==> 05-03 <==
Design tlb, start of the top module:
module tlb
(
    input  wire                      clk,
    input  wire [               18:0] s0_vppn    ,
    input  wire                       s0_va_bit12,
    input  wire [                9:0] s0_asid    ,
    output wire                       s0_found   ,
    output wire [$clog2(16)-1:0] s0_index   ,  
    output wire [               19:0] s0_ppn     ,
    output wire [                5:0] s0_ps      ,
    output wire [                1:0] s0_plv     ,
    output wire [                1:0] s0_mat     ,
    output wire                       s0_d       ,
    output wire                       s0_v       ,
    input  wire [               18:0] s1_vppn    ,
    input  wire                       s1_va_bit12,
    input  wire [                9:0] s1_asid    ,
    output wire                       s1_found   ,
    output wire [$clog2(16)-1:0] s1_index   ,
    output wire [               19:0] s1_ppn     ,
    output wire [                5:0] s1_ps      ,
    output wire [                1:0] s1_plv     ,
    output wire [                1:0] s1_mat     ,
    output wire                       s1_d       ,
    output wire                       s1_v       ,
    input  wire                      invtlb_valid,
    input  wire [               4:0] invtlb_op   ,
    input  wire                       we     ,
    input  wire [$clog2(16)-1:0] w_index,
    input  wire                       w_e    ,
    input  wire [               18:0] w_vppn ,
    input  wire [                5:0] w_ps   ,
    input  wire [                9:0] w_asid ,
    input  wire                       w_g    ,
    input  wire [               19:0] w_ppn0 ,
    input  wire [                1:0] w_plv0 ,
    input  wire [                1:0] w_mat0 ,
    input  wire                       w_d0   ,
    input  wire                       w_v0   ,
    input  wire [               19:0] w_ppn1 ,
    input  wire [                1:0] w_plv1 ,
    input  wire [                1:0] w_mat1 ,
    input  wire                       w_d1   ,
    input  wire                       w_v1   ,
    input  wire [$clog2(16)-1:0] r_index,
    output wire                       r_e    ,
    output wire [               18:0] r_vppn ,
    output wire [                5:0] r_ps   ,
    output wire [                9:0] r_asid ,
    output wire                       r_g    ,
  ...
clock: 6.67 ns
lec_check: 0
cap_margin: 5
core_margin: 2
core_utilization: 70
slew_margin: 20
run.sh (not shown) runs the stock make flow with config.mk's settings and CLKGATE_MAP_FILE=.
==> inputs of 11-25, as changes to 05-03 <==
CAP_MARGIN = 20   (was 5)
CORE_UTILIZATION = 40   (was 70)
SETUP_SLACK_MARGIN = 0.3   (was not set)
==> flow/constraint.sdc (replaced) <==
create_clock -name core_clock -period 9.89 [get_ports {clk}]
set_input_delay 1.9780 -clock core_clock [delete_from_list [all_inputs] [get_ports {clk}]]
set_output_delay 1.9780 -clock core_clock [all_outputs]
set_load 0.01 [all_outputs]
==> results.txt <==
On the backend side, the flow ran end to end.

For the finished layout, the period the worst path requires is 9.545 ns. Post-CTS timing repair inserted 4 buffers for setup. The portion of the layout cell area used by non-clock buffers stands at 8.164%. The synthesis-stage register bit count stands at 1440. The initial core utilization stands at 40.16%. Counting buffers and inverters, the worst setup path is 18 cells deep. The run finished with no timing, DRC or antenna violations.

The highest ir drop seen on vdd stands at 0.0001986 V. Per the OpenROAD floorplan log, the area of the core is 0.2119 sq mm. Row generation in the floorplan step produced 169 rows.

The die is 465.2 um tall. The floorplan step set the die width to 465.2 um. The cell resize tally after clock tree synthesis stands at 30.

Timing analysis after detailed placement gives a worst setup slack of -0.2093 ns. The final weighted congestion of routability-driven global placement stands at 1.035. The CTS report gives the tree buffer count as 165.

Per the synth stats, the proportion of register bits with asynchronous set or reset is 0%. The HPWL after detailed placement stands at 221.3 mm. The number of warning messages in the logs stands at 37. In this run, placement finished with an instance count of 9526.

Summing all placed instances gives a cell area of 0.09470 sq mm.
(the above is from 11-25)
==> results.txt <==
Physical design

The flow did not finish. The flow halted during 5_1_grt. The floorplan step set the die width to 352.7 um. At the end of routability-driven placement, the weighted congestion stood at 1.057. CTS added clock buffers totalling 151. The number of cells in the design after placement stands at 8752. Looking at the clock tree report, the root buffer type is clkbuf_16. The instance area after placement stands at 0.09689 sq mm.

At the placement stage, the worst setup path has a slack of -2.133 ns. The cell resize tally after clock tree synthesis stands at 1145. The number of port buffers stands at 327. The initialized floorplan defines 127 standard-cell rows.

Post-CTS timing repair inserted 210 buffers for setup. The synthesis report gives the async set-or-reset register share as 0%. Counting flops with a built-in enable in the synthesized netlist gives 1424. Detailed placement ended at an HPWL of 217.7 mm.

The synthesis stat section lists a flop and latch total of 1440. The multiplexer area fraction after synthesis stands at 24.02%. The floorplan step records an initial core utilization of 70.74%. The total area inside the core boundary comes to 0.1203 sq mm. Counting distinct cell types in the post-synthesis netlist gives 78.
(the above is from 05-03)

========
==> run a: inputs <==
Starting RTL as in the previous note.
==> flow/config.mk <==
export PLATFORM = sky130hd
export DESIGN_NAME = tlb
export DESIGN_NICKNAME = tlb
export VERILOG_FILES = /design/flow/design.v
export SDC_FILE = /design/flow/constraint.sdc
export NUM_CORES = 4
export LEC_CHECK = 0
export ABC_AREA = 0
export CAP_MARGIN = 35
export CELL_PAD_IN_SITES_DETAIL_PLACEMENT = 2
export CELL_PAD_IN_SITES_GLOBAL_PLACEMENT = 1
export CORE_ASPECT_RATIO = 1.18
export CORE_MARGIN = 6
export CORE_UTILIZATION = 37
export CTS_CLUSTER_DIAMETER = 100
export CTS_CLUSTER_SIZE = 77
export GPL_ROUTABILITY_DRIVEN = 1
export HOLD_SLACK_MARGIN = -0.01
export MIN_ROUTING_LAYER = met2
export PLACE_DENSITY = 0.9
export SETUP_SLACK_MARGIN = 0.79
export SLEW_MARGIN = 30
export TNS_END_PERCENT = 90
==> flow/constraint.sdc <==
create_clock -name core_clock -period 6.36 [get_ports {clk}]
set_input_delay 1.2720 -clock core_clock [delete_from_list [all_inputs] [get_ports {clk}]]
set_output_delay 1.2720 -clock core_clock [all_outputs]
set_load 0.01 [all_outputs]
==> run b: changes against run a <==
ABC_AREA = not set   (was 0)
CAP_MARGIN = 20   (was 35)
CELL_PAD_IN_SITES_DETAIL_PLACEMENT = not set   (was 2)
CELL_PAD_IN_SITES_GLOBAL_PLACEMENT = not set   (was 1)
CORE_ASPECT_RATIO = not set   (was 1.18)
CORE_MARGIN = 2   (was 6)
CORE_UTILIZATION = 72   (was 37)
CTS_CLUSTER_DIAMETER = not set   (was 100)
CTS_CLUSTER_SIZE = 15   (was 77)
GPL_ROUTABILITY_DRIVEN = not set   (was 1)
HOLD_SLACK_MARGIN = not set   (was -0.01)
MIN_ROUTING_LAYER = not set   (was met2)
PLACE_DENSITY = not set   (was 0.9)
SETUP_SLACK_MARGIN = 1.17   (was 0.79)
SLEW_MARGIN = 20   (was 30)
TNS_END_PERCENT = not set   (was 90)
==> flow/constraint.sdc (replaced) <==
create_clock -name core_clock -period 4.55 [get_ports {clk}]
set_input_delay 0.9100 -clock core_clock [delete_from_list [all_inputs] [get_ports {clk}]]
set_output_delay 0.9100 -clock core_clock [all_outputs]
set_load 0.01 [all_outputs]
==> notes <==
Run b aborted during global routing (GRT-0116). Run a failed in global routing (GRT-0116). In synthesized area, run b and run a do not differ. Synthesized cell count is the same in run b and run a. Between run b and run a, the lower die size is in run b (gap about 50%, measured against run a).
Power and IR drop assume default switching activity.
